## exp/juniper
// top
module top(
		input wire [31:0] opa,
		input wire [31:0] opb,
		input wire start,
		input wire rst,
		input wire clk,
		output reg done,
		output reg [31:0] result
);
Size: about 110 flip-flops, ~100 I/O pins, roughly 14000 um2 of cells after synthesis.
make LEC_CHECK=0 ABC_AREA=1 CAP_MARGIN=15 CORE_MARGIN=2 CORE_UTILIZATION=40 SLEW_MARGIN=15 finish   # period 7.0 ns
run.sh (not shown) runs the stock make flow with config.mk's settings and CLKGATE_MAP_FILE=.
exp/juniper: all stages complete, timing, DRC and antenna checks passed
## Diff of input files: exp/cedar against exp/juniper
Settings: TNS_END_PERCENT: unset -> 10; CORE_UTILIZATION: 40 -> 42; SLEW_MARGIN: 15 -> 20; PLACE_DENSITY: unset -> 0.38; HOLD_SLACK_MARGIN: unset -> -0.08; CAP_MARGIN: 15 -> 20; ABC_AREA: 1 -> unset; CTS_CLUSTER_SIZE: unset -> 91; CTS_CLUSTER_DIAMETER: unset -> 322.
==> results <==
- exp/cedar: initial core utilization is 2.0 points higher than what exp/juniper reported.
- Worst setup slack on exp/cedar is behind exp/juniper.
- exp/cedar against exp/juniper; standard cell area after detailed placement is down by a few percent.
- Delta (exp/cedar minus exp/juniper): area after synthesis now sits lower, area figure in the yosys stat output now sits lower.
Modified inputs, exp/onyx compared to exp/cedar
Settings: HOLD_SLACK_MARGIN: -0.08 -> unset; CTS_CLUSTER_SIZE: 91 -> unset; PLACE_DENSITY: 0.38 -> 0.42; TNS_END_PERCENT: 10 -> unset; CTS_CLUSTER_DIAMETER: 322 -> unset; CORE_UTILIZATION: 42 -> 72; ABC_AREA: unset -> 1; the clock period (ns, I/O delays scaled along): 7.0 -> 2.78.
Findings:
Post-synthesis adder-cell area fraction: exp/onyx vs exp/cedar down 0.34 points. Sort exp/onyx and exp/cedar by cell total after placement desc -> top: exp/onyx. exp/onyx: it failed during 4_1_cts, and the tool reported DPL-0038. Multiplexer fraction of the synthesized cell area came out lower on exp/onyx than on exp/cedar. Compared to exp/cedar, exp/onyx has cell area after placement 3400 um2 higher. Delta (exp/onyx minus exp/cedar): chip area line of the yosys report +about 4.7%, placeable core region -about 40%.

* * *

== nickel ==
top again, from the RTL that the note above started with.
Settings: LEC_CHECK=0, ABC_AREA=0, CAP_MARGIN=15, CORE_ASPECT_RATIO=1.76, CORE_MARGIN=2, CORE_UTILIZATION=58, CTS_CLUSTER_SIZE=94, GPL_ROUTABILITY_DRIVEN=0, MIN_ROUTING_LAYER=met1, SETUP_SLACK_MARGIN=0.96, SLEW_MARGIN=20, TNS_END_PERCENT=35; clock period 5.13 ns.
[nickel] flow finished | final checks: failed | reasons: setup timing
Relative to nickel, the following input files were edited for garnet:
- a deleted SETUP_SLACK_MARGIN that had been 0.96
- a deleted GPL_ROUTABILITY_DRIVEN that had been 0
- a deleted CTS_CLUSTER_SIZE that had been 94
- a deleted TNS_END_PERCENT that had been 35
- a deleted CORE_ASPECT_RATIO that had been 1.76
- a deleted ABC_AREA that had been 0
- a deleted MIN_ROUTING_LAYER that had been met1
- a change of CAP_MARGIN from 15 to 20
- a change of the clock period (ns, I/O delays scaled along) from 5.13 to 6.26
Having completed the whole flow, garnet delivered a layout that passed the timing, DRC and antenna checks.
Relative to nickel, the register-to-register slack of garnet is higher by 0.32 ns.
Per the comparison of garnet with nickel, overall global routing resource usage saw a decrease, fraction of met1 tracks used by global routing saw an increase.
Measured against each other, garnet and nickel differ in number of signal-net buffers in the layout, the higher figure coming from nickel.
Row count (garnet over nickel): decrease, 18
garnet vs. nickel: utilization went down by 9.1 points.
> inputs changed (garnet -> zinc)
- ABC_AREA newly set to 1
- SETUP_SLACK_MARGIN newly set to 0.8
- CORE_UTILIZATION changed from 58 to 72
- PLACE_DENSITY_LB_ADDON newly set to 0.08
- the clock period (ns, I/O delays scaled along) changed from 6.26 to 2.72
### Flow results
Measured against garnet, the row count of zinc comes out at 0.909 times the reference value.
Diff garnet -> zinc | weighted congestion reported at the end of routability-driven placement | increase of 0.14
zinc | ERROR | clock tree synthesis
Worst slack at placement on zinc is behind garnet.
Note that the synthesized cell count recorded for garnet amounts to 0.72 times the value seen in zinc.
From garnet to zinc the numbers moved as follows: synthesized area saw an increase; post-detailed-placement half-perimeter wirelength saw an increase; fraction of the mapped netlist area in simple logic gates saw an increase; yosys synthesis chip area saw an increase.
